==> pepper <==
==> flow/design.v <==
module SizedFIFO(CLK, RST_N, D_IN, ENQ, FULL_N, D_OUT, DEQ, EMPTY_N, CLR);
   parameter               p1width = 1;  
   parameter               p2depth = 3;
   parameter               p3cntr_width = 1;  
   parameter               guarded = 1;
   localparam              p2depth2 = p2depth -2 ;
   input                   CLK;
   input                   RST_N;
   input                   CLR;
   input [p1width - 1 : 0] D_IN;
   input                   ENQ;
   input                   DEQ;
   output                  FULL_N;
   output                  EMPTY_N;
   output [p1width - 1 : 0] D_OUT;
   reg                      not_ring_full;
   reg                      ring_empty;
   reg [p3cntr_width-1 : 0] head;
   wire [p3cntr_width-1 : 0] next_head;
   reg [p3cntr_width-1 : 0]  tail;
   wire [p3cntr_width-1 : 0] next_tail;
   reg [p1width - 1 : 0]     arr[0: ((p2depth >= 2) ? (p2depth2) : 0)];
   reg [p1width - 1 : 0]     D_OUT;
   reg                       hasodata;
   wire [p3cntr_width-1:0]   depthLess2 = p2depth2[p3cntr_width-1:0] ;
   wire [p3cntr_width-1 : 0] incr_tail;
   wire [p3cntr_width-1 : 0] incr_head;
   assign                    incr_tail = tail + 1'b1 ;
   assign                    incr_head = head + 1'b1 ;
   assign    next_head = (head == depthLess2 ) ? {p3cntr_width{1'b0}} : incr_head ;
   assign    next_tail = (tail == depthLess2 ) ? {p3cntr_width{1'b0}} : incr_tail ;
   assign    EMPTY_N = hasodata;
   assign    FULL_N  = not_ring_full;
   always @(posedge CLK   )
     begin
        if (!RST_N)
          begin
             head <=  {p3cntr_width {1'b0}} ;
             tail <=  {p3cntr_width {1'b0}} ;
             ring_empty <=  1'b1;
             not_ring_full <=  1'b1;
             hasodata <=  1'b0;
          end  
        else
         begin
            if (!CLR && ENQ && ((DEQ && !ring_empty) || (!DEQ && hasodata && not_ring_full)))
              begin
                 arr[tail] <=  D_IN;
              end
            if (CLR)
              begin
                 head <=  {p3cntr_width {1'b0}} ;
                 tail <=  {p3cntr_width {1'b0}} ;
                 ring_empty <=  1'b1;
                 not_ring_full <=  1'b1;
                 hasodata <=  1'b0;
              end  
            else if (DEQ && ENQ )
              begin
                 if (ring_empty)
                   begin
                      D_OUT <=  D_IN;
                   end
                 else
                   begin
                      tail <=  next_tail;
                      D_OUT <=  arr[head];
                      head <=  next_head;
                   end
              end  
            else if ( DEQ )
              begin
                 if (ring_empty)
                   begin
                      hasodata <=  1'b0;
                   end
                 else
                   begin
                      D_OUT <=  arr[head];
                      head <=  next_head;
                      not_ring_full <=  1'b1;
                      ring_empty <=  next_head == tail ;
                   end
              end  
            else if (ENQ)
              begin
                 if (! hasodata)
                   begin
                      D_OUT <=  D_IN;
                      hasodata <=  1'b1;
                   end
                 else if ( not_ring_full )  
                   begin
                      tail <=  next_tail;
                      ring_empty <=  1'b0;
                      not_ring_full <=  ! (next_tail == head) ;
                   end
              end  
         end  
     end  
endmodule
module XbarArbiter(CLK, RST_N, raises, grant, valid);
    parameter N=4;
    input CLK;
    input RST_N;
    input [N-1:0] raises;
    output reg [N-1:0] grant;
    output reg valid;
    function [1:0] gen_grant_carry;
	input c, r, p;
	begin
	    gen_grant_carry[1] = ~r & (c | p);
	    gen_grant_carry[0] = r & (c | p);
	end
    endfunction
    reg [N-1:0] token;
    reg [N-1:0] granted_A;
    reg [N-1:0] granted_B;
    reg carry;
    reg [1:0] gc;
    integer i;
    always@(*) begin
	valid = 1'b0;
	grant = 0;
	carry = 0;
	granted_A = 0;
	granted_B = 0;
	for(i=0; i < N; i=i+1) begin
	    gc = gen_grant_carry(carry, raises[i], token[i]);
	    granted_A[i] = gc[0];
	    carry = gc[1];
	end
	for(i=0; i < N; i=i+1) begin
	    gc = gen_grant_carry(carry, raises[i], token[i]);
	    granted_B[i] = gc[0];
	    carry = gc[1];
	end
	for(i=0; i < N; i=i+1) begin
	    if(granted_A[i] | granted_B[i]) begin
		grant = 0;
		grant[i] = 1'b1;
		valid = 1'b1;
	    end
	end
    end
    always@(posedge CLK) begin
	if(RST_N) token <= {token[N-2:0], token[N-1]};
	else token <= 1;
    end
endmodule
module Xbar(CLK, RST_N,
	    i_valid,
	    i_prio,
	    i_tail,
	    i_dst,
	    i_vc,
	    i_data, 
	    o_valid,
	    o_prio,
	    o_tail,
	    o_dst,
	    o_vc,
	    o_data, 
 	    i_cred,
	    i_cred_valid,
	    o_cred_en
	    );
    parameter N		    = 8;
    parameter NUM_VCS	    = 2;
    parameter CUT	    = 2;
    parameter DATA	    = 32;
    parameter BUFFER_DEPTH  = 8;
    parameter LOG_N	    = (
	N <= 1 ? 0: 
	N <= 2 ? 1: 
	N <= 4 ? 2: 
	N <= 8 ? 3: 
	N <= 16 ? 4: 
	N <= 32 ? 5: 
	N <= 64 ? 6: 
	N <= 128 ? 7: 
	N <= 256 ? 8 : 
	N <= 512 ? 9 : 
	N <= 1024 ? 10 : 
	N <= 2048 ? 11 : 
	N <= 4096 ? 12 : 
	N <= 8192 ? 13 : 
	N <= 16384 ? 14 : -1);
    parameter VC	    = (
	NUM_VCS <= 1 ? 0: 
	NUM_VCS <= 2 ? 1: 
	NUM_VCS <= 4 ? 2: 
	NUM_VCS <= 8 ? 3: 
	NUM_VCS <= 16 ? 4: 
	NUM_VCS <= 32 ? 5: 
	NUM_VCS <= 64 ? 6: 
	NUM_VCS <= 128 ? 7: 
	NUM_VCS <= 256 ? 8 : 
	NUM_VCS <= 512 ? 9 : 
	NUM_VCS <= 1024 ? 10 : 
	NUM_VCS <= 2048 ? 11 : 
	NUM_VCS <= 4096 ? 12 : 
	NUM_VCS <= 8192 ? 13 : 
	NUM_VCS <= 16384 ? 14 : -1); 
    parameter DST	    = (
	N <= 1 ? 0: 
	N <= 2 ? 1: 
	N <= 4 ? 2: 
	N <= 8 ? 3: 
	N <= 16 ? 4: 
	N <= 32 ? 5: 
	N <= 64 ? 6: 
	N <= 128 ? 7: 
	N <= 256 ? 8 : 
	N <= 512 ? 9 : 
	N <= 1024 ? 10 : 
	N <= 2048 ? 11 : 
	N <= 4096 ? 12 : 
	N <= 8192 ? 13 : 
	N <= 16384 ? 14 : -1);
    parameter FLIT_WIDTH    = 1+1+DST+VC+DATA;
    parameter CRED_WIDTH    = (
	BUFFER_DEPTH <= 1 ? 0: 
	BUFFER_DEPTH <= 2 ? 1: 
	BUFFER_DEPTH <= 4 ? 2: 
	BUFFER_DEPTH <= 8 ? 3: 
	BUFFER_DEPTH <= 16 ? 4: 
	BUFFER_DEPTH <= 32 ? 5: 
	BUFFER_DEPTH <= 64 ? 6: 
	BUFFER_DEPTH <= 128 ? 7: 
	BUFFER_DEPTH <= 256 ? 8 : 
	BUFFER_DEPTH <= 512 ? 9 : 
	BUFFER_DEPTH <= 1024 ? 10 : 
	BUFFER_DEPTH <= 2048 ? 11 : 
	BUFFER_DEPTH <= 4096 ? 12 : 
	BUFFER_DEPTH <= 8192 ? 13 : 
	BUFFER_DEPTH <= 16384 ? 14 : -1) + 1;
    input CLK, RST_N;
    input [N-1:0]              i_valid;
    input [N-1:0]              i_prio; 
    input [N-1:0]              i_tail;
    input [N*DST-1:0]          i_dst; 
    input [N*VC-1:0]           i_vc;
    input [N*DATA-1:0]         i_data;
    wire [VC-1:0]              i_vc_arr [N-1:0];
    wire [N-1:0]               f_prio;
    wire [N-1:0]               f_tail;
    wire [DST-1:0]             f_dst [N-1:0];
    wire [VC-1:0]              f_vc [N-1:0];
    wire [DATA-1:0]            f_data [N-1:0];
    wire [N-1:0]               f_elig;
    wire [DST*N-1:0]	       f_dst_flat;
    wire [VC*N-1:0]            f_vc_flat;
    wire [DATA*N-1:0]          f_data_flat;
    output reg [N-1:0]         o_valid;
    output reg [N-1:0]         o_prio;
    output reg [N-1:0]         o_tail;
    output [N*DST-1:0]         o_dst;
    output [N*VC-1:0]          o_vc;
    output [N*DATA-1:0]        o_data;
    reg [DST-1:0]              o_dst_arr [N-1:0];
    reg [VC-1:0]               o_vc_arr [N-1:0];
    reg [DATA-1:0]             o_data_arr [N-1:0];
    output [N*VC-1:0]          i_cred;  
    output reg [N-1:0]         i_cred_valid;  
    reg [VC-1:0]               i_cred_arr [N-1:0];
    input [N-1:0]              o_cred_en;
    wire [N-1:0]               grants [N-1:0];
    wire [N-1:0]               grant_valids;
    reg [N-1:0]                deq_en;
    reg [CRED_WIDTH-1:0]       creds_left [N-1:0];
    genvar i, o, k;
    integer in,out;
    generate
	for(o=0; o < N; o=o+1) begin: arbiters
	    wire [N-1:0] raises;
	    for(k=0; k < N; k=k+1) begin: raisewires
		assign raises[k] = (f_dst[k] == o) && f_elig[k];
	    end
	    XbarArbiter#(.N(N)) arbiter(.CLK(CLK), 
					.RST_N(RST_N),
					.raises(raises),
					.valid(grant_valids[o]),
					.grant(grants[o]));  
	end
    endgenerate
    always@(posedge CLK) begin
	if(RST_N) begin
	    for(in=0; in < N; in=in+1) begin
		if(i_valid[in])
		    i_cred_arr[in] <= i_vc_arr[in];
	    end
	end
	else begin
	    for(in=0; in < N; in=in+1) begin
		i_cred_arr[in]<='hx;
	    end
	end
    end
    for(i=0; i < N; i=i+1) begin: assign_arr
	assign i_vc_arr[i] = i_vc[(i+1)*VC-1:i*VC];
        assign i_cred[(i+1)*VC-1:i*VC] = i_cred_arr[i];
        assign o_dst[(i+1)*DST-1:i*DST] = o_dst_arr[i];
	assign o_vc[(i+1)*VC-1:i*VC] = o_vc_arr[i];
	assign o_data[(i+1)*DATA-1:i*DATA] = o_data_arr[i]; 
    end
    always@(*) begin
	for(in=0; in < N; in=in+1) begin: deqwires
	    deq_en[in] = 1'b0;
	    i_cred_valid[in] = 1'b0;
	    for(out=0; out < N; out=out+1) begin: outer
		if(grant_valids[out] && (grants[out][in] == 1'b1) && (creds_left[out] != 0)) begin
		    deq_en[in] = 1'b1;
		    i_cred_valid[in] = 1'b1;
		end
	    end
	end
    end
    for(i=0; i < N; i=i+1) begin
	assign f_dst_flat[(i+1)*DST-1:i*DST] = f_dst[i];
	assign f_vc_flat[(i+1)*VC-1:i*VC] = f_vc[i];
	assign f_data_flat[(i+1)*DATA-1:i*DATA] = f_data[i];
    end
    for(i=0; i < N; i=i+1) begin: steerwires
	always@(grant_valids[i] or grants[i] or creds_left[i] or f_prio or f_tail or f_dst_flat or f_vc_flat or f_data_flat) begin
	    o_valid[i] = 1'b0;
	    o_prio[i] = 'hx;
	    o_tail[i] = 'hx;
	    o_dst_arr[i] = 'hx;
	    o_vc_arr[i] = 'hx;
	    o_data_arr[i] = 'hx;
	    for(in=0; in < N; in=in+1) begin: innersteer
		if(grant_valids[i] && (grants[i][in] == 1'b1) && (creds_left[i] != 0)) begin
		    o_valid[i] = 1'b1;
		    o_prio[i] = f_prio[in];
		    o_tail[i] = f_tail[in];
		    o_dst_arr[i]  = f_dst[in];
		    o_vc_arr[i]   = f_vc[in];
		    o_data_arr[i] = f_data[in];
		end
	    end
	end
    end
    for(o=0; o < N; o=o+1) begin: output_credits
	always@(posedge CLK) begin
	    if(RST_N) begin
		if((o_cred_en[o] == 1'b0) && (o_valid[o] == 1'b1))
		    creds_left[o] <= creds_left[o] - 1;
		else if((o_cred_en[o] == 1'b1) && (o_valid[o] == 1'b0))
		    creds_left[o] <= creds_left[o] + 1;
	    end
	    else begin
		creds_left[o] <= BUFFER_DEPTH;
	    end
	end
    end
    generate
	for(i=0; i < N; i=i+1) begin: ififos
	    SizedFIFO#(.p1width(FLIT_WIDTH), .p2depth(BUFFER_DEPTH), .p3cntr_width((
	BUFFER_DEPTH <= 1 ? 0: 
	BUFFER_DEPTH <= 2 ? 1: 
	BUFFER_DEPTH <= 4 ? 2: 
	BUFFER_DEPTH <= 8 ? 3: 
	BUFFER_DEPTH <= 16 ? 4: 
	BUFFER_DEPTH <= 32 ? 5: 
	BUFFER_DEPTH <= 64 ? 6: 
	BUFFER_DEPTH <= 128 ? 7: 
	BUFFER_DEPTH <= 256 ? 8 : 
	BUFFER_DEPTH <= 512 ? 9 : 
	BUFFER_DEPTH <= 1024 ? 10 : 
	BUFFER_DEPTH <= 2048 ? 11 : 
	BUFFER_DEPTH <= 4096 ? 12 : 
	BUFFER_DEPTH <= 8192 ? 13 : 
	BUFFER_DEPTH <= 16384 ? 14 : -1))) inQ
		       (.CLK(CLK), 
			.RST_N(RST_N), 
			.D_IN({i_prio[i], i_tail[i], i_dst[(i+1)*DST-1:i*DST], i_vc[(i+1)*VC-1:i*VC], i_data[(i+1)*DATA-1:i*DATA]}),
			.ENQ(i_valid[i]),
			.D_OUT({f_prio[i], f_tail[i], f_dst[i], f_vc[i], f_data[i]}),
			.DEQ(deq_en[i]),
			.EMPTY_N(f_elig[i]),
			.FULL_N(),  
			.CLR(1'b0)  
		      );
	end
    endgenerate
endmodule
==> flow/run.sh <==
#!/bin/bash
# the make line also repeats each setting of config.mk as NAME=value (left out here)
make -C /OpenROAD-flow-scripts/flow DESIGN_CONFIG=/design/flow/config.mk WORK_HOME=/design/flow/orfs CLKGATE_MAP_FILE= finish
==> flow/config.mk <==
export PLATFORM = sky130hd
export DESIGN_NAME = Xbar
export DESIGN_NICKNAME = Xbar
export VERILOG_FILES = /design/flow/design.v
export SDC_FILE = /design/flow/constraint.sdc
export NUM_CORES = 4
export LEC_CHECK = 0
export CAP_MARGIN = 20
export CELL_PAD_IN_SITES_DETAIL_PLACEMENT = 1
export CELL_PAD_IN_SITES_GLOBAL_PLACEMENT = 2
export CORE_MARGIN = 2
export CORE_UTILIZATION = 30
export PLACE_DENSITY = 0.45
export SLEW_MARGIN = 20
==> flow/constraint.sdc <==
create_clock -name core_clock -period 8.0 [get_ports {CLK}]
set_input_delay 1.6000 -clock core_clock [delete_from_list [all_inputs] [get_ports {CLK}]]
set_output_delay 1.6000 -clock core_clock [all_outputs]
set_load 0.01 [all_outputs]
==> inputs of amber, as changes to pepper <==
- CORE_UTILIZATION: 30 -> 44
==> flow/constraint.sdc (replaced) <==
create_clock -name core_clock -period 4.35 [get_ports {CLK}]
set_input_delay 0.8700 -clock core_clock [delete_from_list [all_inputs] [get_ports {CLK}]]
set_output_delay 0.8700 -clock core_clock [all_outputs]
set_load 0.01 [all_outputs]
==> qor summary <==
metric	amber	pepper
Status	finished with violations	no timing/DRC/antenna violations
Layout check failures	negative setup slack	-
Switching portion of total power	30.6%	30.9%
Core Region	279000 um2	409000 um2
Largest stage delay on the critical path	0.42 ns	0.82 ns
Via count	95900	86700
N_taps	3724	5451
Chip width	533 um	644 um
Transition time at the pin with the least slew margin	1.30 ns	1.24 ns
Cell with the largest stage delay on the worst path	or3b_4	nor4bb_2
Core Util, Final	57.8%	36.2%
Final setup violating endpoints	3093	0
Largest voltage drop on the vdd net	0.000379 V	0.000181 V
Total negative setup slack	-2427.63 ns	0 ns
CP Max Fanout	6	29
Headroom to the max-slew limit	13.2%	16.8%
Final nets	11300	10100
Layout clock buffer count	353	409
Met1 Usage GRT	49.2%	35.9%
Reg2reg end	ififos[4].inQ.arr[1][10]$_DFFE_PP_	ififos[5].inQ.arr[2][7]$_DFFE_PP_
Worst r2r path cells	19	13
No activity file was given, so power comes from the tool's default toggle rates.
